==> flow/design.v <==
module regfile #(
    parameter width = 16, 
    parameter num_regs = 16, 
    parameter num_inputs = 4,
    parameter total_inputs = num_inputs + num_inputs)(
    input wire clk,
    input wire reset,
    input wire ren,
    output reg [(total_inputs+1)*width-1:0] r_data,
    output reg r_data_vld,
    input wire wen1,
    input wire [num_inputs*width-1:0] w_data1,
    output reg wr_ack1,
    input wire wen2,
    input wire [num_inputs*width-1:0] w_data2,
    output reg wr_ack2,
    input wire wen3,
    input wire [width-1:0] w_data3,
    output reg wr_ack3
);
    reg [width-1:0] registers [0:num_regs-1];
    always @(*) begin
        if (ren) begin
            for (int i = 0; i <= total_inputs; i += 1 ) begin
                r_data[i*width +: width] = registers[i];  
            end
            r_data_vld = 1'b1;
        end else begin
            for (int i = 0; i <= total_inputs; i += 1) begin
                r_data[i*width +: width] = {width{1'b0}};  
            end
            r_data_vld = 1'b0;
        end
    end
    always @(posedge clk) begin
        wr_ack1 <= 1'b0;
        wr_ack2 <= 1'b0;
        wr_ack3 <= 1'b0;
        if (reset) begin
            for (int i = 0; i < num_regs; i = i + 1) begin
                registers[i] <= {width{1'b0}};
            end
        end else if (!ren) begin
            if (wen1) begin
                for (int i = 0; i < num_inputs; i += 1) begin
                    registers[i] <= w_data1[i*width +: width]; 
                end
                wr_ack1 <= 1'b1;
            end
            if (wen2) begin
                for (int i = 0; i < num_inputs; i += 1) begin
                    registers[i + num_inputs] <= w_data2[i*width +: width]; 
                end
                wr_ack2 <= 1'b1;
            end
            if (wen3) begin
                registers[total_inputs] <= w_data3;
                wr_ack3 <= 1'b1;
            end
        end
    end
endmodule
`timescale 1ns/1ps
module mem #(
    parameter width = 16,
    parameter num_regs = 16,
    parameter num_inputs = 4,
    parameter total_inputs = num_inputs + num_inputs
) (
    input wire clk,
    input wire reset,
    input wire on_off,  
    input wire write_en1,  
    output reg write_rdy1,
    input wire [num_inputs*width-1:0] w_data_in1,
    output wire write_ack1,
    input wire write_en2,  
    output reg write_rdy2,
    input wire [num_inputs*width-1:0] w_data_in2,
    output wire write_ack2,
    input wire write_en3,  
    output reg write_rdy3,
    input wire [width-1:0] w_data_in3,
    output wire write_ack3,
    output wire [width-1:0] config_in,
    output wire [total_inputs*width-1:0] adder_inputs,
    output wire on_off_vector_fu,  
    output wire r_data_vld
);
    reg write_reg_en1, write_reg_en2, write_reg_en3;
    wire [(total_inputs+1)*width-1:0] r_data_out;
    wire read_reg_en, writing;
    wire write_ack_wire1, write_ack_wire2, write_ack_wire3;
    always @(posedge clk) begin
        if (reset) begin
            write_reg_en1 <= 0;
            write_reg_en2 <= 0;
            write_reg_en3 <= 0;
            write_rdy1 <= 1'b1;
            write_rdy2 <= 1'b1;
            write_rdy3 <= 1'b1;
        end else begin
            write_reg_en1 <= 0;
            write_reg_en2 <= 0;
            write_reg_en3 <= 0;
            if (!on_off) begin
                write_rdy1 <= (!write_en1) ? 1'b1 : 1'b0;
                write_rdy2 <= (!write_en2) ? 1'b1 : 1'b0;
                write_rdy3 <= (!write_en3) ? 1'b1 : 1'b0;
                if (write_en1 && !write_ack1) 
                    write_reg_en1 <= 1;
                if (write_en2 && !write_ack2) 
                    write_reg_en2 <= 1;
                if (write_en3 && !write_ack3) 
                    write_reg_en3 <= 1;
            end else begin
                write_rdy1 <= 1'b0;
                write_rdy2 <= 1'b0;
                write_rdy3 <= 1'b0;
            end
        end
    end
    assign writing = (write_en1 || write_en2 || write_en3);
    assign write_ack1 = write_ack_wire1;
    assign write_ack2 = write_ack_wire2;
    assign write_ack3 = write_ack_wire3;
    assign on_off_vector_fu = on_off && !writing;
    assign read_reg_en = on_off_vector_fu;
    assign config_in = r_data_out[total_inputs*width +: width];
    genvar i;
    generate
        for (i = 0; i < total_inputs; i = i + 1) begin
            assign adder_inputs[i*width +: width] = r_data_out[i*width +: width];
        end
    endgenerate
    regfile #(
        .width(width),
        .num_regs(num_regs),
        .num_inputs(num_inputs)
    ) regfile1 (
        .clk(clk),
        .reset(reset),
        .ren(read_reg_en),
        .r_data(r_data_out),
        .r_data_vld(r_data_vld),
        .wen1(write_reg_en1),
        .w_data1(w_data_in1),
        .wr_ack1(write_ack_wire1),
        .wen2(write_reg_en2),
        .w_data2(w_data_in2),
        .wr_ack2(write_ack_wire2),
        .wen3(write_reg_en3),
        .w_data3(w_data_in3),
        .wr_ack3(write_ack_wire3)
    );
endmodule
module half_adder #(parameter width = 16) (
    input wire clk,
    input wire reset,
    input wire [width-1:0] a,
    input wire [width-1:0] b,
    output reg [width-1:0] c,
    output reg carry_out,
    output reg ack,
    input wire on_off
);
    always @(posedge clk) begin
        if (reset || !on_off) begin
            c <= {width{1'b0}};
            carry_out <= 1'b0;
            ack <= 1'b0;
        end else begin
            {carry_out, c} = a + b;
            ack <= 1'b1;
        end
    end
endmodule
module full_adder #(parameter width = 16) (
    input wire clk,
    input wire reset,
    input wire [width-1:0] a,
    input wire [width-1:0] b,
    input wire carry_in,
    output reg [width-1:0] c,
    output reg carry_out,
    output reg ack,
    input wire carry_listen,
    input wire on_off
);
    always @(posedge clk) begin
        if (reset || !on_off) begin
            c <= {width{1'b0}};
            carry_out <= 1'b0;
            ack <= 1'b0;
        end else begin
            if (carry_listen) begin
                {carry_out, c} = a + b + carry_in;
                ack <= 1'b1;
            end else begin
                {carry_out, c} = a + b;
                ack <= 1'b1;
            end
        end
    end
endmodule
`timescale 1ns/1ps
module adder_fu #(
    parameter width = 16,
    parameter num_inputs = 4,
    parameter total_inputs = num_inputs + num_inputs
) (
    input wire clk,
    input wire reset,
    input wire [total_inputs*width-1:0] inputs,
    input wire on_off,
    input wire [15:0] config_in,
    output wire [num_inputs*width-1:0] outputs,
    output wire [3:0] dest_info,
    output wire ack
);
    wire carry1, carry2, carry3, carry4;
    wire ack1, ack2, ack3, ack4;
    reg a1_on_off, a2_on_off, a3_on_off, a4_on_off;
    wire [1:0] adder_config;
    assign adder_config = config_in[1:0];
    assign dest_info = config_in[5:2];
    always @(posedge clk) begin
        if (reset) begin
            a1_on_off <= 1'b0;
            a2_on_off <= 1'b0;
            a3_on_off <= 1'b0;
            a4_on_off <= 1'b0;
        end else if (on_off) begin
            case (adder_config)
                2'd0: begin  
                    a1_on_off <= 1'b1;
                    a2_on_off <= 1'b1;
                    a3_on_off <= 1'b1;
                    a4_on_off <= 1'b1;
                end
                2'd1: begin  
                    a1_on_off <= 1'b1;
                    a2_on_off <= a1_on_off;
                    a3_on_off <= 1'b1;
                    a4_on_off <= a3_on_off;
                end
                2'd3: begin  
                    a1_on_off <= 1'b1;
                    a2_on_off <= a1_on_off;
                    a3_on_off <= a2_on_off;
                    a4_on_off <= a3_on_off;
                end
                default: begin
                    a1_on_off <= 1'b0;
                    a2_on_off <= 1'b0;
                    a3_on_off <= 1'b0;
                    a4_on_off <= 1'b0;
                end
            endcase
        end else begin
                a1_on_off <= 1'b0;
                a2_on_off <= 1'b0;
                a3_on_off <= 1'b0;
                a4_on_off <= 1'b0;
        end
    end
    assign ack = ack4;
    half_adder #( .width(width) ) adder1 (
        .clk(clk),
        .reset(reset),
        .a(inputs[0*width +: width]),
        .b(inputs[4*width +: width]),
        .c(outputs[0*width +: width]),
        .carry_out(carry1),
        .ack(ack1),
        .on_off(a1_on_off)
    );
    full_adder #( .width(width) ) adder2 (
        .clk(clk),
        .reset(reset),
        .a(inputs[1*width +: width]),
        .b(inputs[5*width +: width]),
        .c(outputs[1*width +: width]),
        .carry_in(carry1),
        .carry_out(carry2),
        .carry_listen(config_in[0]),
        .on_off(a2_on_off),
        .ack(ack2)
    );
    full_adder #( .width(width) ) adder3 (
        .clk(clk),    
        .reset(reset),
        .a(inputs[2*width +: width]),
        .b(inputs[6*width +: width]),
        .c(outputs[2*width +: width]),
        .carry_in(carry2),
        .carry_out(carry3),
        .carry_listen(config_in[1]),
        .on_off(a3_on_off),
        .ack(ack3)
    );
    full_adder #( .width(width) ) adder4 (
        .clk(clk),
        .reset(reset),
        .a(inputs[3*width +: width]),
        .b(inputs[7*width +: width]),
        .c(outputs[3*width +: width]),
        .carry_in(carry3),
        .carry_out(carry4),
        .carry_listen(config_in[0]),
        .on_off(a4_on_off),
        .ack(ack4)
    );
endmodule
`timescale 1ns/1ps
module v_tile #(
    parameter width = 16,  
    parameter num_inputs = 4,  
    parameter num_regs = 16,  
    parameter total_inputs = num_inputs + num_inputs  
) (
    input wire clk,
    input wire reset,
    input wire on_off,  
    input wire write_en1,  
    output wire write_rdy1,
    input wire [num_inputs*width-1:0] w_data_in1,  
    output wire write_ack1,
    input wire write_en2,  
    output wire write_rdy2,
    input wire [num_inputs*width-1:0] w_data_in2,  
    output wire write_ack2,
    input wire write_en3,  
    output wire write_rdy3,
    input wire [width-1:0] w_data_in3,
    output wire write_ack3,
    output wire [num_inputs*width-1:0] adder_outputs,  
    output wire [3:0] dest_info,
    output wire adder_ack
);
    wire [total_inputs*width-1:0] adder_inputs;
    wire on_off_vector_fu;
    wire [15:0] config_in;
    mem #(
        .width(width),
        .num_regs(num_regs),
        .num_inputs(num_inputs)
    ) mem_inst (
        .clk(clk),
        .reset(reset),
        .on_off(on_off),
        .write_en1(write_en1),
        .write_rdy1(write_rdy1),
        .w_data_in1(w_data_in1),
        .write_ack1(write_ack1),
        .write_en2(write_en2),
        .write_rdy2(write_rdy2),
        .w_data_in2(w_data_in2),
        .write_ack2(write_ack2),
        .write_en3(write_en3),
        .write_rdy3(write_rdy3),
        .w_data_in3(w_data_in3),
        .write_ack3(write_ack3),
        .config_in(config_in),
        .adder_inputs(adder_inputs),
        .on_off_vector_fu(on_off_vector_fu)
    );
    adder_fu #(
        .width(width),
        .num_inputs(num_inputs)
    ) adder_fu_inst (
        .clk(clk),
        .reset(reset),
        .inputs(adder_inputs),  
        .on_off(on_off_vector_fu),  
        .config_in(config_in),
        .outputs(adder_outputs),
        .dest_info(dest_info),
        .ack(adder_ack)
    );
endmodule
==> flow/run.sh <==
#!/bin/bash
# the make line also repeats each setting of config.mk as NAME=value (left out here)
make -C /OpenROAD-flow-scripts/flow DESIGN_CONFIG=/design/flow/config.mk WORK_HOME=/design/flow/orfs CLKGATE_MAP_FILE= finish
==> flow/config.mk <==
export PLATFORM = sky130hd
export DESIGN_NAME = v_tile
export DESIGN_NICKNAME = v_tile
export VERILOG_FILES = /design/flow/design.v
export SDC_FILE = /design/flow/constraint.sdc
export NUM_CORES = 4
export LEC_CHECK = 0
export ABC_AREA = 1
export CAP_MARGIN = 0
export CELL_PAD_IN_SITES_DETAIL_PLACEMENT = 0
export CORE_MARGIN = 7
export CORE_UTILIZATION = 70
export CTS_CLUSTER_SIZE = 90
export MAX_ROUTING_LAYER = met5
export SETUP_SLACK_MARGIN = 1.55
export SLEW_MARGIN = 40
export TNS_END_PERCENT = 45
==> flow/constraint.sdc <==
create_clock -name core_clock -period 5.53 [get_ports {clk}]
set_input_delay 1.1060 -clock core_clock [delete_from_list [all_inputs] [get_ports {clk}]]
set_output_delay 1.1060 -clock core_clock [all_outputs]
set_load 0.01 [all_outputs]
==> Table 3: Implementation characteristics, run 1 <==
Implementation parameters

Parameter                              Value

Run status
  Result of the run  timing/DRC/antenna clean

Yosys
  Multiplexer fraction of the synthesized cell area    0%
  Average cell area after synthesis    6.57 um2
  Count of different cell masters after synthesis    40
  Simple-Gate Fraction of Synth Area    26.8%
  Area fraction in xor and xnor cells    0.219%
  Top cells by count    nand2_1 (362), inv_1 (286), a21oi_1 (232)
  Total cell area reported by yosys after synthesis    12000 um2
  Total of flip-flops plus latches after synthesis    215
  Yosys synthesis warning count    6
  Dominant combinational cell family by area after synthesis    simple AND/OR/NAND/NOR gates
  Max-area cell share    35.8%
  Adder-cell share of the synthesized area    7.85%
  Combined area of all synthesized cells    12000 um2
  Floorplan net count    2054
  Share of the yosys chip area belonging to registers    35.8%
  Cell with the most instances after synthesis    nand2_1
  Number of enable-type register cells in the synthesized netlist    0
  Yosys Instances    1831
  Prevailing post-synth register cell    dfxtp_1
  Count of mapped cells out of synthesis    1831
  Complex Gates by Area    18.3%
  Asr flop ratio synth    0%
  Top post-synthesis cells by area    dfxtp_1 (36%), nand2_1 (11%), a21oi_1 (9.7%)
  Cell type with the largest total area    dfxtp_1

Setup path
  Worst path cell trace    clkdlybuf4s50_1, nor2_4, buf_4, buf_4, nand2_4, nor2_1, ha_1, a21oi_1, nand2_1, a21oi_1, nand3_1, nand2_1, nand2_1, nor2_1, nand2_1, nand2_1, nand2_1, nor2_1
  Endpoint class of the critical path    flop
  Element type at the critical path start    primary input
  Number of buffers and inverters on the critical path    3
  Required time of the critical path    5980 ps
  Logic depth of the worst setup path including buffers    18
  Data arrival time of the worst path    4450 ps
  Family with the most delay on the worst path    simple AND/OR/NAND/NOR gates
  Top fanout value on the critical path    15
  R2r startpoint    mem_inst.regfile1.registers[1][0]
  Worst setup path start    write_en2
  Cell with the largest stage delay on the worst path    clkdlybuf4s50_1
  Worst R2R End    adder_fu_inst.adder2.carry_out
  Worst path most repeated cell    nand2_1
  Last element of the critical path    adder_fu_inst.adder3.carry_out
  R2R cell count    15
  Reg2reg setup slack    2700 ps
  Highest cell delay on the worst timing path    490 ps
  Startpoint-to-endpoint class of the critical path    in -> reg

Floorplan
  Number of placement rows    47
  Area of the chip    21000 um2
  Ports    225
  Die X-Extent    145 um
  Die boundary height    145 um
  Core area    16700 um2
  Pre-placement core utilization    72.0%

Clock tree
  Number of clock sinks    215
  CTS Root Cell    clkbuf_16
  Clock latency of the later-clocked register in the worst-skew pair    510 ps
  CTS buffer count    23
  H-tree depth reported by CTS    1
  CTS tree    yes
  Maximum buffer depth of the clock tree    3
  Clk slew on worst S/H paths    60 ps

STA
  Summed negative setup slack over all endpoints    0 ps
  Post-layout period usage    72.4%
  Setup repair after global routing missed its margin    false
  Final worst setup slack    1530 ps
  Remaining max-slew budget at the tightest pin    44.9%
  Final tally of max-slew violations    0
  Clock period minus final worst setup slack    4000 ps
  Final Skew    8.41 ps
  Tightest hold margin    456 ps
  Highest Clock Rate    250 MHz
  # setup viols final    0
  Final-report hold violation count    0
  Slew of the pin with the lowest slew margin    827 ps

Detailed routing
  Uppermost layer routed    met5
  Detailed-router iteration count before antenna repair    6
  Final routed wirelength across all metal layers    41.1 mm
  Met2 wire len    19.5 mm
  Routed WL per cell    18.2 um
  Wire length on met1    14.6 mm
  Final routed DRC violation total    0
  Count of routing violations after the opening detailed-route iteration    1515
  Sum of met3 wire segment lengths after detailed routing    4.23 mm
  Routed via count divided by cell count    5.97
  Antenna violation net count after detailed routing    0
  Via count    13500

Hold path
  Worst Hold Path Cells    2
  Hold Crit Start    mem_inst.regfile1.registers[1][6]
  Hold Path End    mem_inst.regfile1.registers[1][6]
  Hold crit path type    reg -> reg

Power and ir drop
  Combinational fraction of design power    9.0%
  Peak supply drop    250 uV
  Power consumed by sequential cells    0.00162 W
  Int Power    0.00259 W
  Sequential power share    47.7%
  Part of the total power dissipated in the clock network    43.3%
  Sw Share    23.9%
  Highest-power group    sequential cells
  Net switching power    0.000815 W
  Power of the combinational group    0.000307 W
  Clock group power    0.00148 W
  PD cells    225 nW/um2
  Overall power of the completed layout    0.00341 W
  Reported leakage power    6.40 nW

GRT
  Pin count of the biggest net entering global routing    124
  Via count of the first global-routing pass    13300
  Wire length of the first global-routing pass    64.0 mm
  GRT Overall Usage    35.7%
  Number of antenna violations at the first check in global routing    5
  Remaining Overflow, GRT    0

Placed design
  Final weighted congestion in routability-driven placement    0.960
  Port bufs    214
  Setup WS pre-CTS    806 ps
  Placement Cell Area    14300 um2
  HPWL Detailed    26.2 mm

Run
  Number of warnings in the stage logs    42
  Max-cap check violation count    0

Final layout
  Layout-stage area growth over the synthesis result    26.0%
  Cell area after layout    15200 um2
  Final nets    2250
  Fill cell count    791
==> metrics by stage <==
| step | instances | utilization [%] |
|---|---|---|
| final | 2263 | 90.7 |
| after global routing | 2263 | 90.7 |
| after CTS | 2259 | 90.3 |
| after detailed placement | 2215 | 85.7 |
| after global placement | 2215 | 85.7 |
| after floorplan | 1831 | - |
==> layout make-up <==
| type | instances | area, um2 | share of cell area, % |
|---|---|---|---|
| Multi-Input combinational cell | 1266 | 6520 | 43.0 |
| Tap cell | 220 | 275 | 1.82 |
| Timing Repair Buffer | 227 | 2240 | 14.8 |
| Inverter | 294 | 1110 | 7.30 |
| Sequential cell | 215 | 4300 | 28.4 |
| Clock inverter | 7 | 62.6 | 0.413 |
| Clock buffer | 31 | 636 | 4.19 |
| Antenna cell | 3 | 7.51 | 0.0495 |
==> routing by layer <==
metal  up-vias  track usage, %
met5         -               0
met4         4            21.6
met3       239            8.71
met2       941            62.6
met1      6064            38.6
li1       6252               -
==> repair_timing <==
action / CTS / global route
setup endpoints to repair: 28 / 19
setup buffers: 4 / 0
pin swaps: 3 / 2
gates cloned: 2 / 1
gates resized: 4 / 11
hold buffers: 0 / 0
==> inputs of run 2 (changes only) <==
- ABC_AREA: 1 -> not set
- CAP_MARGIN: 0 -> 20
- CELL_PAD_IN_SITES_DETAIL_PLACEMENT: 0 -> not set
- CORE_MARGIN: 7 -> 2
- CORE_UTILIZATION: 70 -> 66
- CTS_CLUSTER_DIAMETER: not set -> 26
- CTS_CLUSTER_SIZE: 90 -> not set
- MAX_ROUTING_LAYER: met5 -> met4
- SETUP_SLACK_MARGIN: 1.55 -> 0.44
- SLEW_MARGIN: 40 -> 20
- TNS_END_PERCENT: 45 -> not set
- clock period: 5.53 -> 4.28 ns (I/O delays scaled with it)
==> Table 3: Implementation characteristics, run 2 <==
Physical design parameters

Parameter                              Value

Yosys
  Asr flop ratio synth    0%
  Top cells by count    nand2_1 (316), dfxtp_1 (215), a21oi_1 (185)
  Complex Gates by Area    18.4%
  Simple-Gate Fraction of Synth Area    28.4%
  Yosys synthesis warning count    6
  Cell with the most instances after synthesis    nand2_1
  Prevailing post-synth register cell    dfxtp_1
  Total of flip-flops plus latches after synthesis    215
  Cell type with the largest total area    dfxtp_1
  Floorplan net count    1706
  Total cell area reported by yosys after synthesis    11600 um2
  Top post-synthesis cells by area    dfxtp_1 (37%), nand2_1 (10%), a21oi_1 (8.0%)
  Yosys Instances    1483
  Average cell area after synthesis    7.85 um2
  Number of enable-type register cells in the synthesized netlist    0
  Count of different cell masters after synthesis    75
  Dominant combinational cell family by area after synthesis    simple AND/OR/NAND/NOR gates
  Area fraction in xor and xnor cells    4.74%
  Count of mapped cells out of synthesis    1483
  Combined area of all synthesized cells    11600 um2
  Adder-cell share of the synthesized area    8.10%
  Multiplexer fraction of the synthesized cell area    0.193%
  Max-area cell share    37.0%
  Share of the yosys chip area belonging to registers    37.0%

Floorplan
  Ports    225
  Core area    17300 um2
  Die X-Extent    137 um
  Die boundary height    137 um
  Number of placement rows    48
  Area of the chip    18700 um2
  Pre-placement core utilization    67.3%

Placed design
  Port bufs    214
  Final weighted congestion in routability-driven placement    0.960
  HPWL Detailed    25.1 mm
  Placement Cell Area    15100 um2
  Inst Count DP    2001

Run status
  Result of the run    did not finish
  Stage at which the run stopped    clock tree synthesis
  First Err    [ERROR DPL-0033] detailed placement checks failed during check placement.
## run 2: per-stage QoR
stage	setup TNS [ps]	total power, W	util [%]	worst slack [ps]
2_1_floorplan	0	0.00223	-	285
3_3_place_gp	-2980	0.00242	87.3	-240
3_5_place_dp	-5730	0.00243	87.3	-363
==> inputs of run 3 (changes only) <==
- CAP_MARGIN: 20 -> 0
- CTS_CLUSTER_DIAMETER: 26 -> 117
- clock period: 4.28 -> 4.11 ns (I/O delays scaled with it)
==> Table 3: Implementation characteristics, run 3 <==
Physical design parameters

Parameter                              Value

Run status
  Result of the run    did not finish
  Stage at which the run stopped    global routing
  First Err    [ERROR DPL-0038] Utilization greater than 100%, impossible to legalize

Placed design
  Inst Count DP    2013
  Port bufs    214
  HPWL Detailed    25.4 mm
  Setup WS pre-CTS    -603 ps
  Final weighted congestion in routability-driven placement    0.942

Yosys
  Average cell area after synthesis    7.85 um2
  Adder-cell share of the synthesized area    8.10%
  Asr flop ratio synth    0%
  Total of flip-flops plus latches after synthesis    215
  Count of different cell masters after synthesis    75
  Area fraction in xor and xnor cells    4.74%
  Multiplexer fraction of the synthesized cell area    0.193%
  Cell with the most instances after synthesis    nand2_1
  Max-area cell share    37.0%
  Top cells by count    nand2_1 (316), dfxtp_1 (215), a21oi_1 (185)
  Simple-Gate Fraction of Synth Area    28.4%
  Dominant combinational cell family by area after synthesis    simple AND/OR/NAND/NOR gates
  Total cell area reported by yosys after synthesis    11600 um2
  Combined area of all synthesized cells    11600 um2
  Share of the yosys chip area belonging to registers    37.0%
  Floorplan net count    1706
  Prevailing post-synth register cell    dfxtp_1
  Yosys synthesis warning count    6
  Cell type with the largest total area    dfxtp_1
  Complex Gates by Area    18.4%
  Yosys Instances    1483
  Number of enable-type register cells in the synthesized netlist    0
  Top post-synthesis cells by area    dfxtp_1 (37%), nand2_1 (10%), a21oi_1 (8.0%)
  Count of mapped cells out of synthesis    1483

Floorplan
  Pre-placement core utilization    67.3%
  Area of the chip    18700 um2
  Number of placement rows    48
  Die X-Extent    137 um
  Die boundary height    137 um
  Core area    17300 um2
  Ports    225

Clock tree
  CTS buffer count    22
  Number of clock sinks    215
  Quantity of hold-fixing buffers added after cts    0
  CTS Root Cell    clkbuf_16
  Maximum buffer depth of the clock tree    3
  H-tree depth reported by CTS    1
[run 3: timing repair]
item,CTS
setup buffers,18
gates cloned,4
resized,59
setup endpoints to repair,39
pin swaps,27
[run 3: metrics by stage]
step	hold WS [ps]	area, um2
4_1_cts	419	16400
3_3_place_gp	415	15200
3_5_place_dp	411	15200
2_1_floorplan	432	11800
==> inputs of run 4 (changes only) <==
- CAP_MARGIN: 0 -> 20
- CELL_PAD_IN_SITES_DETAIL_PLACEMENT: not set -> 0
- CORE_UTILIZATION: 66 -> 65
- CTS_CLUSTER_DIAMETER: 117 -> 26
- CTS_CLUSTER_SIZE: not set -> 90
- PLACE_DENSITY_LB_ADDON: not set -> 0.25
- SETUP_SLACK_MARGIN: 0.44 -> 1.48
- SLEW_MARGIN: 20 -> 40
- TNS_END_PERCENT: not set -> 45
- clock period: 4.11 -> 5.07 ns (I/O delays scaled with it)
==> Table 3: Implementation characteristics, run 4 <==
Physical design parameters

Parameter                              Value

Run status
  Result of the run    did not finish
  Stage at which the run stopped    global routing
  First Err    [ERROR GRT-0232] Routing congestion too high. Check the congestion heatmap in the GUI.

Placed design
  HPWL Detailed    23.1 mm
  Final weighted congestion in routability-driven placement    0.900
  Setup WS pre-CTS    -61.3 ps
  Port bufs    214
  Inst Count DP    1874

Floorplan
  Die X-Extent    138 um
  Ports    225
  Area of the chip    19000 um2
  Core area    17400 um2
  Pre-placement core utilization    66.8%
  Die boundary height    138 um
  Number of placement rows    48

Yosys
  Top post-synthesis cells by area    dfxtp_1 (37%), nand2_1 (10%), a21oi_1 (8.0%)
  Total cell area reported by yosys after synthesis    11600 um2
  Max-area cell share    37.0%
  Total of flip-flops plus latches after synthesis    215
  Count of mapped cells out of synthesis    1483
  Cell type with the largest total area    dfxtp_1
  Prevailing post-synth register cell    dfxtp_1
  Yosys Instances    1483
  Number of enable-type register cells in the synthesized netlist    0
  Multiplexer fraction of the synthesized cell area    0.193%
  Asr flop ratio synth    0%
  Share of the yosys chip area belonging to registers    37.0%
  Average cell area after synthesis    7.85 um2
  Dominant combinational cell family by area after synthesis    simple AND/OR/NAND/NOR gates
  Floorplan net count    1706
  Yosys synthesis warning count    6
  Count of different cell masters after synthesis    75
  Combined area of all synthesized cells    11600 um2
  Adder-cell share of the synthesized area    8.10%
  Cell with the most instances after synthesis    nand2_1
  Complex Gates by Area    18.4%
  Top cells by count    nand2_1 (316), dfxtp_1 (215), a21oi_1 (185)
  Simple-Gate Fraction of Synth Area    28.4%
  Area fraction in xor and xnor cells    4.74%

GRT
  Remaining Overflow, GRT    12
  GRT Overall Usage    77.3%

Clock tree
  Quantity of hold-fixing buffers added after cts    0
  Number of clock sinks    215
  Maximum buffer depth of the clock tree    3
  H-tree depth reported by CTS    2
  CTS buffer count    45
  CTS Root Cell    clkbuf_16
## run 4: metrics by stage
| step | instance area (um2) | hold WS, ps | power (W) | TNS [ps] |
|---|---|---|---|---|
| floorplan | 11800 | 432 | 0.00189 | 0 |
| global placement | 14200 | 435 | 0.00203 | 0 |
| detailed placement | 14200 | 441 | 0.00204 | -61.3 |
| CTS | 16800 | 448 | 0.00494 | 0 |
## run 4: per-layer routing
metal / overflow / track usage, %
met3: 4 / 64.7
met5: - / -
met1: 1 / 73.7
met4: 5 / 75.8
met2: 2 / 91.8
## run 4: what timing repair did
| action | CTS |
|---|---|
| pin swaps | 73 |
| setup endpoints to repair | 50 |
| buffers inserted | 42 |
| resized | 158 |
| cloned | 4 |
==> inputs of run 5 (changes only) <==
- ABC_AREA: not set -> 0
- CELL_PAD_IN_SITES_DETAIL_PLACEMENT: 0 -> not set
- CORE_MARGIN: 2 -> 9
- CORE_UTILIZATION: 65 -> 18
- CTS_CLUSTER_DIAMETER: 26 -> not set
- CTS_CLUSTER_SIZE: 90 -> not set
- HOLD_SLACK_MARGIN: not set -> -0.0
- MAX_ROUTING_LAYER: met4 -> not set
- PLACE_DENSITY: not set -> 0.88
- PLACE_DENSITY_LB_ADDON: 0.25 -> not set
- SETUP_SLACK_MARGIN: 1.48 -> 0.67
- SLEW_MARGIN: 40 -> 20
- TNS_END_PERCENT: 45 -> not set
- clock period: 5.07 -> 3.91 ns (I/O delays scaled with it)
==> Table 3: Implementation characteristics, run 5 <==
Implementation parameters

Parameter                              Value

Placed design
  HPWL Detailed    33.9 mm
  Port bufs    214
  Final weighted congestion in routability-driven placement    0.888
  Setup WS pre-CTS    -696 ps
  Inst Count DP    2687

Detailed routing
  Routed WL per cell    16.2 um
  Via count    12100
  Count of routing violations after the opening detailed-route iteration    956
  Routed via count divided by cell count    4.34
  Antenna violation net count after detailed routing    0
  Final routed wirelength across all metal layers    45.3 mm
  Detailed-router iteration count before antenna repair    7
  Final routed DRC violation total    0

Final layout
  Layout-stage area growth over the synthesis result    63.6%
  Fill cell count    6531
  Final non-filler cell total    2791
  Final nets    2147

Floorplan
  Die boundary height    272 um
  Die X-Extent    272 um
  Core area    63500 um2
  Area of the chip    74100 um2
  Pre-placement core utilization    18.3%
  Number of placement rows    92
  Ports    225

Yosys
  Share of the yosys chip area belonging to registers    37.0%
  Count of mapped cells out of synthesis    1483
  Top cells by count    nand2_1 (316), dfxtp_1 (215), a21oi_1 (185)
  Dominant combinational cell family by area after synthesis    simple AND/OR/NAND/NOR gates
  Yosys Instances    1483
  Top post-synthesis cells by area    dfxtp_1 (37%), nand2_1 (10%), a21oi_1 (8.0%)
  Prevailing post-synth register cell    dfxtp_1
  Cell with the most instances after synthesis    nand2_1
  Number of enable-type register cells in the synthesized netlist    0
  Total of flip-flops plus latches after synthesis    215
  Adder-cell share of the synthesized area    8.10%
  Count of different cell masters after synthesis    75
  Yosys synthesis warning count    6
  Asr flop ratio synth    0%
  Max-area cell share    37.0%
  Floorplan net count    1706
  Average cell area after synthesis    7.85 um2
  Total cell area reported by yosys after synthesis    11600 um2
  Simple-Gate Fraction of Synth Area    28.4%
  Cell type with the largest total area    dfxtp_1
  Combined area of all synthesized cells    11600 um2
  Complex Gates by Area    18.4%
  Multiplexer fraction of the synthesized cell area    0.193%
  Area fraction in xor and xnor cells    4.74%

Hold path
  Hold Path End    mem_inst.write_reg_en1
  Hold Crit Start    mem_inst.regfile1.wr_ack1
  Hold crit path type    reg -> reg
  Worst Hold Path Cells    1

Setup path
  Number of buffers and inverters on the critical path    8
  Data arrival time of the worst path    3950 ps
  R2r startpoint    mem_inst.regfile1.registers[6][0]
  Highest cell delay on the worst timing path    300 ps
  Worst R2R End    adder_fu_inst.adder3.carry_out
  Reg2reg setup slack    800 ps
  Worst path cell trace    buf_8, nor4b_4, buf_6, buf_12, buf_12, and2_4, ha_4, fa_2, a21o_1, a311oi_2, buf_4, o211ai_1, buf_4, buf_6, a31oi_4, o21ai_2, a31oi_4, buf_6, nor4_4, nor3_2
  Top fanout value on the critical path    7
  Logic depth of the worst setup path including buffers    20
  Endpoint class of the critical path    flop
  Cell with the largest stage delay on the worst path    o211ai_1
  Last element of the critical path    adder_fu_inst.adder2.carry_out
  Required time of the critical path    4320 ps
  Family with the most delay on the worst path    buffers and inverters
  R2R cell count    11
  Startpoint-to-endpoint class of the critical path    in -> reg
  Worst path most repeated cell    buf_6
  Worst setup path start    write_en2
  Element type at the critical path start    primary input

Clock tree
  Number of clock sinks    215
  CTS buffer count    25
  Quantity of hold-fixing buffers added after cts    0
  Maximum buffer depth of the clock tree    3
  Clk slew on worst S/H paths    60 ps
  CTS Root Cell    clkbuf_16
  H-tree depth reported by CTS    1
  Clock latency of the later-clocked register in the worst-skew pair    550 ps
  CTS tree    yes

STA
  Final worst setup slack    372 ps
  Setup repair after global routing missed its margin    true
  # setup viols final    0
  Post-layout period usage    90.5%
  Slew of the pin with the lowest slew margin    912 ps
  Clock period minus final worst setup slack    3540 ps
  Highest Clock Rate    283 MHz
  Final tally of max-slew violations    0
  Final Skew    14.8 ps
  Remaining max-slew budget at the tightest pin    39.2%
  Final-report hold violation count    0
  Tightest hold margin    424 ps

Power and ir drop
  Int Power    0.00395 W
  Sequential power share    44.3%
  Highest-power group    the clock network
  PD cells    269 nW/um2
  Power consumed by sequential cells    0.00227 W
  Overall power of the completed layout    0.00513 W
  Sw Share    23.0%
  Clock group power    0.00246 W
  Power of the combinational group    0.000393 W
  Reported leakage power    7.51 nW
  Combinational fraction of design power    7.7%
  Net switching power    0.00118 W
  Part of the total power dissipated in the clock network    48.1%
  Peak supply drop    326 uV

Run
  Number of warnings in the stage logs    39
  Max-cap check violation count    0

Run status
  Result of the run  timing/DRC/antenna clean

GRT
  GRT Overall Usage    11.5%
  Wire length of the first global-routing pass    68.0 mm
  Via count of the first global-routing pass    12200
  Pin count of the biggest net entering global routing    62
  Remaining Overflow, GRT    0
  Number of antenna violations at the first check in global routing    3
[run 5: cell type report]
class                   count  area (um2)  share of cell area [%]
clock buffers              35         723                    3.80
diodes                      3        7.51                  0.0394
clock inverters            10         144                   0.755
flip-flops and latches    215        4300                    22.6
well taps                 846        1060                    5.56
multi-input cells        1171        8250                    43.3
inverters                  23        88.8                   0.466
repair buffers            488        4470                    23.5
[run 5: timing repair]
action,CTS,global route
buffers inserted,42,11
hold endpoints to repair,0,0
setup endpoints to repair,52,41
resized,152,112
gates cloned,3,0
pin swaps,79,76
[run 5: per-layer routing]
layer / up-vias / wire length [um] / part of all wire [%] / GRT usage, %
met5: - / 23 / 0.051 / 0
met4: 4 / 911 / 2.0 / 2.40
met3: 58 / 3870 / 8.5 / 3.81
met2: 382 / 21400 / 47 / 19.5
met1: 5706 / 19100 / 42 / 13.9
li1: 5965 / - / - / -
[run 5: per-stage QoR]
step	utilization, %	setup TNS [ps]	area (um2)
final	30.0	0	19000
after global routing	30.0	0	19000
after CTS	28.9	0	18400
after detailed placement	25.9	-17810	16500
after global placement	25.9	-16010	16500
after floorplan	-	0	11900
==> inputs of run 6 (changes only) <==
- ABC_AREA: 0 -> not set
- CAP_MARGIN: 20 -> 0
- CORE_MARGIN: 9 -> 2
- CTS_CLUSTER_DIAMETER: not set -> 217
- GPL_TIMING_DRIVEN: not set -> 0
- HOLD_SLACK_MARGIN: -0.0 -> 0.19
- MAX_ROUTING_LAYER: not set -> met4
- MIN_ROUTING_LAYER: not set -> met2
- PLACE_DENSITY: 0.88 -> not set
- SETUP_SLACK_MARGIN: 0.67 -> 1.45
- clock period: 3.91 -> 6.35 ns (I/O delays scaled with it)
==> Table 3: Implementation characteristics, run 6 <==
Implementation parameters

Parameter                              Value

Run status
  Result of the run  timing/DRC/antenna clean

Detailed routing
  Antenna violation net count after detailed routing    0
  Via count    15500
  Routed WL per cell    17.4 um
  Final routed DRC violation total    0
  Final routed wirelength across all metal layers    45.6 mm
  Count of routing violations after the opening detailed-route iteration    1701
  Routed via count divided by cell count    5.93
  Detailed-router iteration count before antenna repair    7

Yosys
  Cell with the most instances after synthesis    nand2_1
  Number of enable-type register cells in the synthesized netlist    0
  Multiplexer fraction of the synthesized cell area    0.193%
  Dominant combinational cell family by area after synthesis    simple AND/OR/NAND/NOR gates
  Total of flip-flops plus latches after synthesis    215
  Top cells by count    nand2_1 (316), dfxtp_1 (215), a21oi_1 (185)
  Combined area of all synthesized cells    11600 um2
  Average cell area after synthesis    7.85 um2
  Adder-cell share of the synthesized area    8.10%
  Count of different cell masters after synthesis    75
  Yosys synthesis warning count    6
  Count of mapped cells out of synthesis    1483
  Area fraction in xor and xnor cells    4.74%
  Top post-synthesis cells by area    dfxtp_1 (37%), nand2_1 (10%), a21oi_1 (8.0%)
  Prevailing post-synth register cell    dfxtp_1
  Asr flop ratio synth    0%
  Total cell area reported by yosys after synthesis    11600 um2
  Cell type with the largest total area    dfxtp_1
  Simple-Gate Fraction of Synth Area    28.4%
  Share of the yosys chip area belonging to registers    37.0%
  Max-area cell share    37.0%
  Yosys Instances    1483
  Floorplan net count    1706
  Complex Gates by Area    18.4%

Clock tree
  Number of clock sinks    215
  Clock latency of the later-clocked register in the worst-skew pair    600 ps
  CTS tree    yes
  CTS Root Cell    clkbuf_16
  Clk slew on worst S/H paths    60 ps
  Maximum buffer depth of the clock tree    3
  Quantity of hold-fixing buffers added after cts    0
  CTS buffer count    28
  H-tree depth reported by CTS    1

STA
  Highest Clock Rate    199 MHz
  Final worst setup slack    1330 ps
  Final-report hold violation count    0
  Post-layout period usage    79.0%
  # setup viols final    0
  Setup repair after global routing missed its margin    true
  Remaining max-slew budget at the tightest pin    35.3%
  Clock period minus final worst setup slack    5020 ps
  Final Skew    31.4 ps
  Final tally of max-slew violations    0
  Slew of the pin with the lowest slew margin    971 ps

Placed design
  Placement Cell Area    14900 um2
  HPWL Detailed    33.5 mm
  Port bufs    214
  Final weighted congestion in routability-driven placement    0.879
  Setup WS pre-CTS    -576 ps

Setup path
  Family with the most delay on the worst path    AND-OR/OR-AND gates
  Startpoint-to-endpoint class of the critical path    in -> reg
  Worst path cell trace    dlygate4sd2_1, nor4b_4, buf_6, buf_12, clkbuf_16, buf_2, and2_1, ha_1, a2111oi_0, o21ai_1, a41o_1, a211o_1, a21o_1, xnor2_1, nand3_1, a21oi_1
  Required time of the critical path    6860 ps
  Worst R2R End    adder_fu_inst.adder3.c[15]
  Last element of the critical path    adder_fu_inst.adder2.c[15]
  Element type at the critical path start    primary input
  Endpoint class of the critical path    flop
  R2r startpoint    mem_inst.regfile1.registers[2][0]
  Number of buffers and inverters on the critical path    5
  Highest cell delay on the worst timing path    600 ps
  Worst setup path start    write_en3
  R2R cell count    11
  Reg2reg setup slack    2880 ps
  Logic depth of the worst setup path including buffers    16
  Data arrival time of the worst path    5530 ps
  Cell with the largest stage delay on the worst path    xnor2_1
  Top fanout value on the critical path    10

Power and ir drop
  Reported leakage power    6.01 nW
  Clock group power    0.00173 W
  Sw Share    25.2%
  Peak supply drop    204 uV
  Highest-power group    the clock network
  Power consumed by sequential cells    0.00140 W
  Sequential power share    41.5%
  Combinational fraction of design power    7.1%
  Part of the total power dissipated in the clock network    51.4%
  Power of the combinational group    0.000240 W
  PD cells    208 nW/um2
  Net switching power    0.000850 W
  Int Power    0.00252 W

GRT
  Via count of the first global-routing pass    16800
  Pin count of the biggest net entering global routing    16
  Number of antenna violations at the first check in global routing    0
  Remaining Overflow, GRT    0
  GRT Overall Usage    20.9%
  Wire length of the first global-routing pass    66.3 mm

Run
  Number of warnings in the stage logs    37
  Max-cap check violation count    0

Hold path
  Hold crit path type    reg -> reg
  Hold Path End    mem_inst.write_reg_en1
  Hold Crit Start    mem_inst.regfile1.wr_ack1
  Worst Hold Path Cells    1

Floorplan
  Number of placement rows    93
  Die boundary height    258 um
  Pre-placement core utilization    18.1%
  Core area    64200 um2
  Area of the chip    66700 um2
  Die X-Extent    258 um
  Ports    225

Final layout
  Layout Utilization    25.2%
  Final nets    1956
  Layout-stage area growth over the synthesis result    39.1%
  Cell area after layout    16200 um2
[run 6: metrics by stage]
| step | instances | setup TNS (ps) | total power (W) | hold slack, ps |
|---|---|---|---|---|
| after CTS | 2605 | 0 | 0.00339 | 437 |
| after global placement | 2552 | -4930 | 0.00166 | 423 |
| final | 2618 | 0 | 0.00337 | 442 |
| after global routing | 2610 | 0 | 0.00348 | 464 |
| after detailed placement | 2552 | -5290 | 0.00166 | 427 |
| after floorplan | 1483 | 0 | 0.00150 | 432 |
[run 6: area by class of cell]
class	instances	area [um2]
sequential	215	4300
antenna	8	20.0
inverter	23	86.3
timing repair buffer	220	2180
buffer	74	345
clock buffer	36	771
multi-input combinational	1171	7190
fill	7057	48000
tap	855	1070
clock inverter	16	226
[run 6: layer usage]
metal,track usage (%),vias up,wire [um]
met5,-,-,0
met4,2.42,0,2070
met3,29.5,260,20500
met2,22.9,4127,22900
met1,-,5569,0
li1,-,5557,-
[run 6: timing repair]
action	4_1_cts	5_1_grt
buffers inserted	1	5
setup endpoints to repair	59	15
gates resized	41	46
pin swaps	3	6
==> inputs of run 7 (changes only) <==
- ABC_AREA: not set -> 1
- CAP_MARGIN: 0 -> 40
- CELL_PAD_IN_SITES_GLOBAL_PLACEMENT: not set -> 1
- CORE_MARGIN: 2 -> 7
- CORE_UTILIZATION: 18 -> 67
- CTS_CLUSTER_DIAMETER: 217 -> not set
- GPL_TIMING_DRIVEN: 0 -> not set
- HOLD_SLACK_MARGIN: 0.19 -> not set
- PLACE_DENSITY_LB_ADDON: not set -> 0.16
- SETUP_SLACK_MARGIN: 1.45 -> 1.88
- clock period: 6.35 -> 6.34 ns (I/O delays scaled with it)
==> Table 3: Implementation characteristics, run 7 <==
Physical design parameters

Parameter                              Value

Yosys
  Combined area of all synthesized cells    12000 um2
  Total cell area reported by yosys after synthesis    12000 um2
  Prevailing post-synth register cell    dfxtp_1
  Max-area cell share    35.8%
  Average cell area after synthesis    6.57 um2
  Adder-cell share of the synthesized area    7.85%
  Count of different cell masters after synthesis    40
  Top post-synthesis cells by area    dfxtp_1 (36%), nand2_1 (11%), a21oi_1 (9.7%)
  Cell with the most instances after synthesis    nand2_1
  Number of enable-type register cells in the synthesized netlist    0
  Yosys Instances    1831
  Top cells by count    nand2_1 (362), inv_1 (286), a21oi_1 (232)
  Count of mapped cells out of synthesis    1831
  Asr flop ratio synth    0%
  Simple-Gate Fraction of Synth Area    26.8%
  Cell type with the largest total area    dfxtp_1
  Yosys synthesis warning count    6
  Floorplan net count    2054
  Area fraction in xor and xnor cells    0.219%
  Dominant combinational cell family by area after synthesis    simple AND/OR/NAND/NOR gates
  Total of flip-flops plus latches after synthesis    215
  Share of the yosys chip area belonging to registers    35.8%
  Complex Gates by Area    18.3%
  Multiplexer fraction of the synthesized cell area    0%

Run status
  Result of the run    did not finish
  First Err    [ERROR FLW-0024] Place density exceeds 1.0 (current PLACE_DENSITY_LB_ADDON =  0.16). Please check if the value of  PLACE_DENSITY_LB_ADDON is between 0 and 0.99.
  Stage at which the run stopped    global placement without I/O

Floorplan
  Core area    17400 um2
  Number of placement rows    48
  Pre-placement core utilization    69.0%
  Area of the chip    21900 um2
  Die boundary height    148 um
  Die X-Extent    148 um
==> inputs of run 8 (changes only) <==
- CAP_MARGIN: 40 -> 20
- CELL_PAD_IN_SITES_GLOBAL_PLACEMENT: 1 -> not set
- CORE_MARGIN: 7 -> 2
- CORE_UTILIZATION: 67 -> 72
- CTS_CLUSTER_DIAMETER: not set -> 374
- CTS_CLUSTER_SIZE: not set -> 97
- MAX_ROUTING_LAYER: met4 -> not set
- MIN_ROUTING_LAYER: met2 -> not set
- PLACE_DENSITY: not set -> 0.84
- PLACE_DENSITY_LB_ADDON: 0.16 -> not set
- SETUP_SLACK_MARGIN: 1.88 -> not set
- TNS_END_PERCENT: not set -> 10
- clock period: 6.34 -> 2.81 ns (I/O delays scaled with it)
==> Table 3: Implementation characteristics, run 8 <==
Physical design parameters

Parameter                              Value

Floorplan
  Ports    225
  Die boundary height    133 um
  Die X-Extent    133 um
  Area of the chip    17800 um2
  Pre-placement core utilization    73.0%
  Core area    16500 um2
  Number of placement rows    47

Yosys
  Complex Gates by Area    18.3%
  Floorplan net count    2054
  Top post-synthesis cells by area    dfxtp_1 (36%), nand2_1 (11%), a21oi_1 (9.7%)
  Count of mapped cells out of synthesis    1831
  Total of flip-flops plus latches after synthesis    215
  Total cell area reported by yosys after synthesis    12000 um2
  Dominant combinational cell family by area after synthesis    simple AND/OR/NAND/NOR gates
  Multiplexer fraction of the synthesized cell area    0%
  Share of the yosys chip area belonging to registers    35.8%
  Max-area cell share    35.8%
  Average cell area after synthesis    6.57 um2
  Area fraction in xor and xnor cells    0.219%
  Prevailing post-synth register cell    dfxtp_1
  Yosys Instances    1831
  Yosys synthesis warning count    6
  Asr flop ratio synth    0%
  Count of different cell masters after synthesis    40
  Cell with the most instances after synthesis    nand2_1
  Number of enable-type register cells in the synthesized netlist    0
  Cell type with the largest total area    dfxtp_1
  Adder-cell share of the synthesized area    7.85%
  Simple-Gate Fraction of Synth Area    26.8%
  Combined area of all synthesized cells    12000 um2
  Top cells by count    nand2_1 (362), inv_1 (286), a21oi_1 (232)

Run status
  First Err    [ERROR DPL-0033] detailed placement checks failed during check placement.
  Stage at which the run stopped    clock tree synthesis
  Result of the run    did not finish

Placed design
  Setup WS pre-CTS    -1060 ps
  Final weighted congestion in routability-driven placement    0.993
  Placement Cell Area    15700 um2
  HPWL Detailed    35.4 mm
  Port bufs    214
-- run 8: stage by stage --
step / std cells / setup TNS (ps) / hold WS, ps
after floorplan: 1831 / -1240 / 428
after global placement: 2386 / -27680 / 439
after detailed placement: 2386 / -39720 / 419
==> inputs of run 9 (changes only) <==
- CAP_MARGIN: 20 -> 0
- CORE_ASPECT_RATIO: not set -> 1.43
- CTS_CLUSTER_DIAMETER: 374 -> 326
- CTS_CLUSTER_SIZE: 97 -> 10
- HOLD_SLACK_MARGIN: not set -> 0.28
- PLACE_DENSITY: 0.84 -> 0.35
- SETUP_SLACK_MARGIN: not set -> 0.57
- SLEW_MARGIN: 20 -> 40
- TNS_END_PERCENT: 10 -> not set
- clock period: 2.81 -> 1.88 ns (I/O delays scaled with it)
==> Table 3: Implementation characteristics, run 9 <==
Physical design parameters

Parameter                              Value

Yosys
  Cell type with the largest total area    dfxtp_1
  Simple-Gate Fraction of Synth Area    26.8%
  Adder-cell share of the synthesized area    7.85%
  Prevailing post-synth register cell    dfxtp_1
  Top post-synthesis cells by area    dfxtp_1 (36%), nand2_1 (11%), a21oi_1 (9.7%)
  Total of flip-flops plus latches after synthesis    215
  Average cell area after synthesis    6.57 um2
  Yosys synthesis warning count    6
  Combined area of all synthesized cells    12000 um2
  Complex Gates by Area    18.3%
  Total cell area reported by yosys after synthesis    12000 um2
  Share of the yosys chip area belonging to registers    35.8%
  Number of enable-type register cells in the synthesized netlist    0
  Floorplan net count    2054
  Top cells by count    nand2_1 (362), inv_1 (286), a21oi_1 (232)
  Multiplexer fraction of the synthesized cell area    0%
  Count of mapped cells out of synthesis    1831
  Dominant combinational cell family by area after synthesis    simple AND/OR/NAND/NOR gates
  Cell with the most instances after synthesis    nand2_1
  Count of different cell masters after synthesis    40
  Max-area cell share    35.8%
  Asr flop ratio synth    0%
  Area fraction in xor and xnor cells    0.219%
  Yosys Instances    1831

Run status
  Result of the run    did not finish
  Stage at which the run stopped    detailed placement
  First Err    [ERROR DPL-0038] Utilization greater than 100%, impossible to legalize

Floorplan
  Area of the chip    17800 um2
  Die X-Extent    112 um
  Ports    225
  Pre-placement core utilization    73.3%
  Number of placement rows    56
  Core area    16400 um2
  Die boundary height    159 um

Placed design
  Port bufs    214
  Final weighted congestion in routability-driven placement    1.05
[run 9: metrics by stage]
step / total power [W] / instances / instance area, um2 / hold slack, ps
2_1_floorplan: 0.00526 / 1831 / 12300 / 428
3_3_place_gp: 0.00584 / 2455 / 16500 / 423
==> inputs of run 10 (changes only) <==
- CAP_MARGIN: 0 -> 20
- CELL_PAD_IN_SITES_DETAIL_PLACEMENT: not set -> 0
- CORE_ASPECT_RATIO: 1.43 -> not set
- CORE_MARGIN: 2 -> 7
- CORE_UTILIZATION: 72 -> 70
- CTS_CLUSTER_DIAMETER: 326 -> 42
- CTS_CLUSTER_SIZE: 10 -> 90
- HOLD_SLACK_MARGIN: 0.28 -> not set
- MAX_ROUTING_LAYER: not set -> met5
- PLACE_DENSITY: 0.35 -> not set
- SETUP_SLACK_MARGIN: 0.57 -> 1.62
- TNS_END_PERCENT: not set -> 45
- clock period: 1.88 -> 5.92 ns (I/O delays scaled with it)
==> Table 3: Implementation characteristics, run 10 <==
Implementation parameters

Parameter                              Value

Run status
  Result of the run  timing/DRC/antenna clean

Yosys
  Cell with the most instances after synthesis    nand2_1
  Prevailing post-synth register cell    dfxtp_1
  Simple-Gate Fraction of Synth Area    26.8%
  Share of the yosys chip area belonging to registers    35.8%
  Dominant combinational cell family by area after synthesis    simple AND/OR/NAND/NOR gates
  Total of flip-flops plus latches after synthesis    215
  Multiplexer fraction of the synthesized cell area    0%
  Number of enable-type register cells in the synthesized netlist    0
  Cell type with the largest total area    dfxtp_1
  Average cell area after synthesis    6.57 um2
  Area fraction in xor and xnor cells    0.219%
  Yosys Instances    1831
  Combined area of all synthesized cells    12000 um2
  Complex Gates by Area    18.3%
  Floorplan net count    2054
  Max-area cell share    35.8%
  Top cells by count    nand2_1 (362), inv_1 (286), a21oi_1 (232)
  Adder-cell share of the synthesized area    7.85%
  Asr flop ratio synth    0%
  Count of different cell masters after synthesis    40
  Count of mapped cells out of synthesis    1831
  Yosys synthesis warning count    6
  Total cell area reported by yosys after synthesis    12000 um2
  Top post-synthesis cells by area    dfxtp_1 (36%), nand2_1 (11%), a21oi_1 (9.7%)

Clock tree
  H-tree depth reported by CTS    1
  Number of clock sinks    215
  Quantity of hold-fixing buffers added after cts    0
  CTS buffer count    26
  CTS tree    yes
  CTS Root Cell    clkbuf_16
  Clock latency of the later-clocked register in the worst-skew pair    540 ps
  Maximum buffer depth of the clock tree    3
  Clk slew on worst S/H paths    50 ps

Run
  Number of warnings in the stage logs    43
  Max-cap check violation count    0

Setup path
  Top fanout value on the critical path    39
  Number of buffers and inverters on the critical path    4
  Highest cell delay on the worst timing path    550 ps
  Startpoint-to-endpoint class of the critical path    in -> out
  Last element of the critical path    dest_info[1]
  Required time of the critical path    4740 ps
  R2R cell count    15
  Logic depth of the worst setup path including buffers    7
  Cell with the largest stage delay on the worst path    clkdlybuf4s50_1
  Data arrival time of the worst path    3070 ps
  Worst path cell trace    clkdlybuf4s50_1, inv_2, nor2_4, nand2_8, buf_16, nor2_1, clkdlybuf4s50_1
  Family with the most delay on the worst path    buffers and inverters
  Element type at the critical path start    primary input
  Worst setup path start    on_off
  Endpoint class of the critical path    output pin
  Worst R2R End    adder_fu_inst.adder3.carry_out
  Reg2reg setup slack    3060 ps
  R2r startpoint    mem_inst.regfile1.registers[2][0]
  Worst path most repeated cell    clkdlybuf4s50_1

Power and ir drop
  Reported leakage power    6.48 nW
  Sw Share    24.8%
  Net switching power    0.000840 W
  Power consumed by sequential cells    0.00152 W
  Int Power    0.00254 W
  Peak supply drop    241 uV
  Highest-power group    the clock network
  Power of the combinational group    0.000288 W
  PD cells    222 nW/um2
  Sequential power share    44.8%
  Combinational fraction of design power    8.5%
  Clock group power    0.00158 W
  Part of the total power dissipated in the clock network    46.7%

STA
  Setup repair after global routing missed its margin    true
  Final-report hold violation count    0
  Summed negative setup slack over all endpoints    0 ps
  Final tally of max-slew violations    0
  Clock period minus final worst setup slack    4260 ps
  Remaining max-slew budget at the tightest pin    44.6%
  Final Skew    13.0 ps
  Slew of the pin with the lowest slew margin    830 ps
  Highest Clock Rate    235 MHz
  # setup viols final    0
  Post-layout period usage    71.9%

Final layout
  Layout-stage area growth over the synthesis result    26.9%
  Final nets    2248
  Fill cell count    758
  Final non-filler cell total    2266

Detailed routing
  Via count    13700
  Sum of met3 wire segment lengths after detailed routing    4.78 mm
  Final routed wirelength across all metal layers    42.1 mm
  Final routed DRC violation total    0
  Routed via count divided by cell count    6.05
  Detailed-router iteration count before antenna repair    10
  Count of routing violations after the opening detailed-route iteration    1710
  Uppermost layer routed    met5
  Wire length on met1    14.5 mm
  Routed WL per cell    18.6 um
  Met2 wire len    20.0 mm
  Antenna violation net count after detailed routing    0

Floorplan
  Core area    16700 um2
  Number of placement rows    47
  Die X-Extent    145 um
  Die boundary height    145 um
  Pre-placement core utilization    72.0%
  Ports    225
  Area of the chip    21000 um2

GRT
  GRT Overall Usage    37.4%
  Via count of the first global-routing pass    13400
  Number of antenna violations at the first check in global routing    2
  Remaining Overflow, GRT    0
  Pin count of the biggest net entering global routing    115
  Wire length of the first global-routing pass    66.4 mm

Hold path
  Hold Path End    mem_inst.regfile1.registers[1][9]
  Hold Crit Start    mem_inst.regfile1.registers[1][9]
  Worst Hold Path Cells    2
  Hold crit path type    reg -> reg

Placed design
  HPWL Detailed    25.6 mm
  Inst Count DP    2211
  Port bufs    214
  Final weighted congestion in routability-driven placement    0.955
[run 10: layer usage]
layer / GRT usage [%] / vias up
met4: 22.3 / 4
met5: 0 / -
met3: 9.76 / 284
li1: - / 6249
met2: 64.5 / 1003
met1: 40.9 / 6178
[run 10: final cells by class]
type                    count  area (um2)  share of cell area [%]
multi-input cells        1265        6460                    42.3
flip-flops and latches    215        4300                    28.2
repair buffers            223        2260                    14.8
inverters                 294        1110                    7.25
clock buffers              34         762                    4.99
well taps                 220         275                    1.80
clock inverters            13        95.1                   0.623
diodes                      2        5.00                  0.0328
[run 10: metrics by stage]
stage	hold WS [ps]	utilization (%)	instance area, um2	power [W]	setup WS (ps)
after floorplan	428	-	12000	0.00166	1870
after CTS	452	91.3	15300	0.00336	1680
after global placement	408	85.6	14300	0.00179	1280
after global routing	463	91.4	15300	0.00347	1570
after detailed placement	416	85.6	14300	0.00180	1100
final	452	91.4	15300	0.00339	1660
[run 10: timing repair]
action,4_1_cts,5_1_grt
setup buffers,3,0
gates cloned,3,0
gates resized,3,1
endpoints found under the setup margin,6,4
hold endpoints to repair,0,0
pin swaps,3,1
==> inputs of run 11 (changes only) <==
- ABC_AREA: 1 -> not set
- CELL_PAD_IN_SITES_DETAIL_PLACEMENT: 0 -> not set
- CORE_MARGIN: 7 -> 2
- CORE_UTILIZATION: 70 -> 40
- CTS_CLUSTER_DIAMETER: 42 -> not set
- CTS_CLUSTER_SIZE: 90 -> not set
- MAX_ROUTING_LAYER: met5 -> not set
- SETUP_SLACK_MARGIN: 1.62 -> not set
- SLEW_MARGIN: 40 -> 20
- TNS_END_PERCENT: 45 -> not set
- clock period: 5.92 -> 6.73 ns (I/O delays scaled with it)
==> Table 3: Implementation characteristics, run 11 <==
Implementation parameters

Parameter                              Value

Run status
  Result of the run  timing/DRC/antenna clean

Yosys
  Number of enable-type register cells in the synthesized netlist    0
  Asr flop ratio synth    0%
  Complex Gates by Area    18.4%
  Multiplexer fraction of the synthesized cell area    0.193%
  Dominant combinational cell family by area after synthesis    simple AND/OR/NAND/NOR gates
  Prevailing post-synth register cell    dfxtp_1
  Average cell area after synthesis    7.85 um2
  Max-area cell share    37.0%
  Adder-cell share of the synthesized area    8.10%
  Total cell area reported by yosys after synthesis    11600 um2
  Top cells by count    nand2_1 (316), dfxtp_1 (215), a21oi_1 (185)
  Area fraction in xor and xnor cells    4.74%
  Cell type with the largest total area    dfxtp_1
  Count of mapped cells out of synthesis    1483
  Simple-Gate Fraction of Synth Area    28.4%
  Yosys synthesis warning count    6
  Share of the yosys chip area belonging to registers    37.0%
  Yosys Instances    1483
  Total of flip-flops plus latches after synthesis    215
  Count of different cell masters after synthesis    75
  Cell with the most instances after synthesis    nand2_1
  Top post-synthesis cells by area    dfxtp_1 (37%), nand2_1 (10%), a21oi_1 (8.0%)
  Floorplan net count    1706
  Combined area of all synthesized cells    11600 um2

STA
  Remaining max-slew budget at the tightest pin    47.1%
  # setup viols final    0
  Final tally of max-slew violations    0
  Summed negative setup slack over all endpoints    0 ps
  Final Skew    18.3 ps
  Post-layout period usage    81.3%
  Final-report hold violation count    0
  Setup repair after global routing missed its margin    false
  Tightest hold margin    429 ps
  Highest Clock Rate    183 MHz
  Clock period minus final worst setup slack    5470 ps
  Final worst setup slack    1260 ps
  Slew of the pin with the lowest slew margin    784 ps

Clock tree
  Quantity of hold-fixing buffers added after cts    0
  CTS tree    yes
  CTS buffer count    24
  H-tree depth reported by CTS    1
  Total setup buffers inserted after CTS    0
  Maximum buffer depth of the clock tree    3
  Resized Gates After CTS    0
  Clk slew on worst S/H paths    60 ps
  CTS Root Cell    clkbuf_16
  Number of clock sinks    215
  Clock latency of the later-clocked register in the worst-skew pair    530 ps

Power and ir drop
  PD cells    189 nW/um2
  Highest-power group    sequential cells
  Combinational fraction of design power    6.9%
  Clock group power    0.00130 W
  Power of the combinational group    0.000193 W
  Sw Share    22.7%
  Sequential power share    46.9%
  Peak supply drop    160 uV
  Part of the total power dissipated in the clock network    46.2%
  Reported leakage power    5.71 nW
  Int Power    0.00217 W
  Overall power of the completed layout    0.00281 W
  Net switching power    0.000637 W
  Power consumed by sequential cells    0.00132 W

Detailed routing
  Uppermost layer routed    met4
  Count of routing violations after the opening detailed-route iteration    542
  Final routed wirelength across all metal layers    31.7 mm
  Final routed DRC violation total    0
  Sum of met3 wire segment lengths after detailed routing    1.76 mm
  Routed WL per cell    15.4 um
  Wire length on met1    14.9 mm
  Antenna diode instance count    0
  Detailed-router iteration count before antenna repair    4
  Antenna violation net count after detailed routing    0
  Routed via count divided by cell count    5.14
  Via count    10600
  Met2 wire len    14.6 mm

Setup path
  Element type at the critical path start    primary input
  Highest cell delay on the worst timing path    600 ps
  Cell with the largest stage delay on the worst path    clkdlybuf4s50_1
  Family with the most delay on the worst path    buffers and inverters
  Worst path cell trace    clkdlybuf4s50_1, nor4b_4, buf_4, buf_4, and2_1, clkdlybuf4s50_1
  Worst R2R End    adder_fu_inst.adder3.carry_out
  Endpoint class of the critical path    output pin
  Top fanout value on the critical path    49
  R2r startpoint    mem_inst.regfile1.registers[2][0]
  Worst setup path start    on_off
  Last element of the critical path    dest_info[3]
  Data arrival time of the worst path    4130 ps
  Logic depth of the worst setup path including buffers    6
  Startpoint-to-endpoint class of the critical path    in -> out
  Required time of the critical path    5380 ps
  R2R cell count    11
  Reg2reg setup slack    3220 ps
  Number of buffers and inverters on the critical path    4

GRT
  GRT Overall Usage    20.2%
  Via count of the first global-routing pass    10000
  Remaining Overflow, GRT    0
  Number of antenna violations at the first check in global routing    0
  Wire length of the first global-routing pass    50.6 mm
  Pin count of the biggest net entering global routing    70

Placed design
  Port bufs    214
  Setup WS pre-CTS    900 ps
  Final weighted congestion in routability-driven placement    0.831
  HPWL Detailed    22.8 mm
  Placement Cell Area    14100 um2

Final layout
  Layout-stage area growth over the synthesis result    27.6%
  Cell area after layout    14900 um2
  Fill cell count    2849
  Final nets    1882

Floorplan
  Die boundary height    175 um
  Ports    225
  Die X-Extent    175 um
  Number of placement rows    62
  Area of the chip    30500 um2
  Pre-placement core utilization    40.6%
  Core area    28700 um2

Run
  Number of warnings in the stage logs    36
  Max-cap check violation count    0

Hold path
  Hold Crit Start    mem_inst.regfile1.wr_ack1
  Worst Hold Path Cells    1
  Hold Path End    mem_inst.write_reg_en1
  Hold crit path type    reg -> reg
run 11: area by class of cell:
type	count	area [um2]	area share (%)
tap	384	480	3.24
sequential	215	4300	29.0
clock buffer	30	654	4.41
inverter	23	86.3	0.581
clock inverter	13	115	0.775
multi-input combinational	1171	6980	47.0
timing repair buffer	224	2230	15.0
run 11: metrics by stage:
stage	cells	utilization (%)
final	2060	51.7
after global routing	2060	51.7
after CTS	2059	51.7
after detailed placement	2016	49.0
after global placement	2016	49.0
after floorplan	1483	-
run 11: per-layer routing:
metal	GRT usage, %	vias up
met2	34.0	224
met3	3.76	29
met1	27.2	4909
li1	-	5431
met5	0	-
met4	3.99	0
==> inputs of run 12 (changes only) <==
- CORE_UTILIZATION: 40 -> 16
- clock period: 6.73 -> 7.15 ns (I/O delays scaled with it)
==> Table 3: Implementation characteristics, run 12 <==
Implementation parameters

Parameter                              Value

Run status
  Result of the run  timing/DRC/antenna clean

Yosys
  Top post-synthesis cells by area    dfxtp_1 (37%), nand2_1 (10%), a21oi_1 (8.0%)
  Yosys synthesis warning count    6
  Cell type with the largest total area    dfxtp_1
  Total of flip-flops plus latches after synthesis    215
  Top cells by count    nand2_1 (316), dfxtp_1 (215), a21oi_1 (185)
  Dominant combinational cell family by area after synthesis    simple AND/OR/NAND/NOR gates
  Count of mapped cells out of synthesis    1483
  Multiplexer fraction of the synthesized cell area    0.193%
  Share of the yosys chip area belonging to registers    37.0%
  Average cell area after synthesis    7.85 um2
  Total cell area reported by yosys after synthesis    11600 um2
  Floorplan net count    1706
  Complex Gates by Area    18.4%
  Number of enable-type register cells in the synthesized netlist    0
  Simple-Gate Fraction of Synth Area    28.4%
  Yosys Instances    1483
  Cell with the most instances after synthesis    nand2_1
  Area fraction in xor and xnor cells    4.74%
  Asr flop ratio synth    0%
  Max-area cell share    37.0%
  Prevailing post-synth register cell    dfxtp_1
  Combined area of all synthesized cells    11600 um2
  Adder-cell share of the synthesized area    8.10%
  Count of different cell masters after synthesis    75

Placed design
  Final weighted congestion in routability-driven placement    0.803
  Port bufs    214
  HPWL Detailed    30.0 mm
  Placement Cell Area    14800 um2

Power and ir drop
  Clock group power    0.00138 W
  Reported leakage power    5.73 nW
  Sequential power share    44.2%
  PD cells    179 nW/um2
  Peak supply drop    139 uV
  Sw Share    24.3%
  Part of the total power dissipated in the clock network    49.1%
  Power consumed by sequential cells    0.00124 W
  Highest-power group    the clock network
  Net switching power    0.000681 W
  Combinational fraction of design power    6.8%
  Power of the combinational group    0.000190 W
  Int Power    0.00212 W

Clock tree
  CTS Root Cell    clkbuf_16
  Number of clock sinks    215
  CTS tree    yes
  Clk slew on worst S/H paths    60 ps
  Clock latency of the later-clocked register in the worst-skew pair    560 ps
  Maximum buffer depth of the clock tree    3
  Resized Gates After CTS    0
  CTS buffer count    27
  H-tree depth reported by CTS    1
  Quantity of hold-fixing buffers added after cts    0
  Total setup buffers inserted after CTS    0

Setup path
  Element type at the critical path start    primary input
  Worst setup path start    on_off
  Family with the most delay on the worst path    AND-OR/OR-AND gates
  Number of buffers and inverters on the critical path    2
  Top fanout value on the critical path    137
  Logic depth of the worst setup path including buffers    13
  R2r startpoint    mem_inst.regfile1.registers[2][0]
  Last element of the critical path    adder_fu_inst.adder2.carry_out
  Worst R2R End    adder_fu_inst.adder3.c[15]
  Endpoint class of the critical path    flop
  Cell with the largest stage delay on the worst path    clkdlybuf4s50_1
  Data arrival time of the worst path    5670 ps
  Startpoint-to-endpoint class of the critical path    in -> reg
  Worst path cell trace    clkdlybuf4s50_1, nor4b_4, buf_12, and2_1, ha_1, a211oi_1, o21ai_1, a41o_1, a21o_1, nor4_1, nand4_2, o31a_1, nor3_1
  R2R cell count    11
  Reg2reg setup slack    3710 ps
  Required time of the critical path    7620 ps
  Highest cell delay on the worst timing path    620 ps

Floorplan
  Area of the chip    74900 um2
  Ports    225
  Number of placement rows    98
  Pre-placement core utilization    16.2%
  Core area    71700 um2
  Die X-Extent    274 um
  Die boundary height    274 um

GRT
  Remaining Overflow, GRT    0
  Via count of the first global-routing pass    10100
  Wire length of the first global-routing pass    60.3 mm
  GRT Overall Usage    10.4%
  Pin count of the biggest net entering global routing    138
  Number of antenna violations at the first check in global routing    8

STA
  Setup repair after global routing missed its margin    false
  Final tally of max-slew violations    0
  Final-report hold violation count    0
  Summed negative setup slack over all endpoints    0 ps
  # setup viols final    0
  Clock period minus final worst setup slack    5210 ps
  Post-layout period usage    72.8%
  Final Skew    11.3 ps
  Slew of the pin with the lowest slew margin    858 ps
  Remaining max-slew budget at the tightest pin    42.8%
  Highest Clock Rate    192 MHz

Hold path
  Hold Path End    mem_inst.write_reg_en1
  Hold Crit Start    mem_inst.regfile1.wr_ack1
  Worst Hold Path Cells    1
  Hold crit path type    reg -> reg

Run
  Number of warnings in the stage logs    39
  Max-cap check violation count    0

Detailed routing
  Final routed wirelength across all metal layers    40.3 mm
  Count of routing violations after the opening detailed-route iteration    567
  Detailed-router iteration count before antenna repair    5
  Via count    10700
  Final routed DRC violation total    0
  Routed WL per cell    15.3 um
  Antenna violation net count after detailed routing    0
  Routed via count divided by cell count    4.06

Final layout
  Fill cell count    7978
  Cell area after layout    15700 um2
  Layout Utilization    21.8%
  Layout-stage area growth over the synthesis result    34.5%
  Final nets    1883
==> run 12: metal layers <==
layer | routed length (um) | track usage [%] | part of all wire [%] | vias to the layer above
li1 | - | - | - | 5445
met1 | 19400 | 14.1 | 48 | 4931
met2 | 17700 | 16.7 | 44 | 238
met3 | 2370 | 2.59 | 5.9 | 51
met4 | 658 | 1.88 | 1.6 | 12
met5 | 89 | 0 | 0.22 | -
==> run 12: layout make-up <==
cell class	instances	area, um2	share of cell area (%)
diodes	1	2.50	0.0160
repair buffers	222	2210	14.1
flip-flops and latches	215	4300	27.5
multi-input cells	1171	6980	44.6
inverters	23	86.3	0.551
clock buffers	35	736	4.70
clock inverters	14	146	0.935
well taps	950	1190	7.59
==> run 12: stage by stage <==
stage | hold WS (ps) | cells | setup WS, ps | total power [W]
floorplan | 432 | 1483 | 2250 | 0.00133
global placement | 433 | 2581 | 1360 | 0.00146
detailed placement | 419 | 2581 | 1360 | 0.00146
CTS | 427 | 2630 | 1960 | 0.00287
global route | 454 | 2630 | 1550 | 0.00293
finish | 427 | 2631 | 1940 | 0.00280
Power figures rest on the tool's default switching activity, not on a simulated workload.
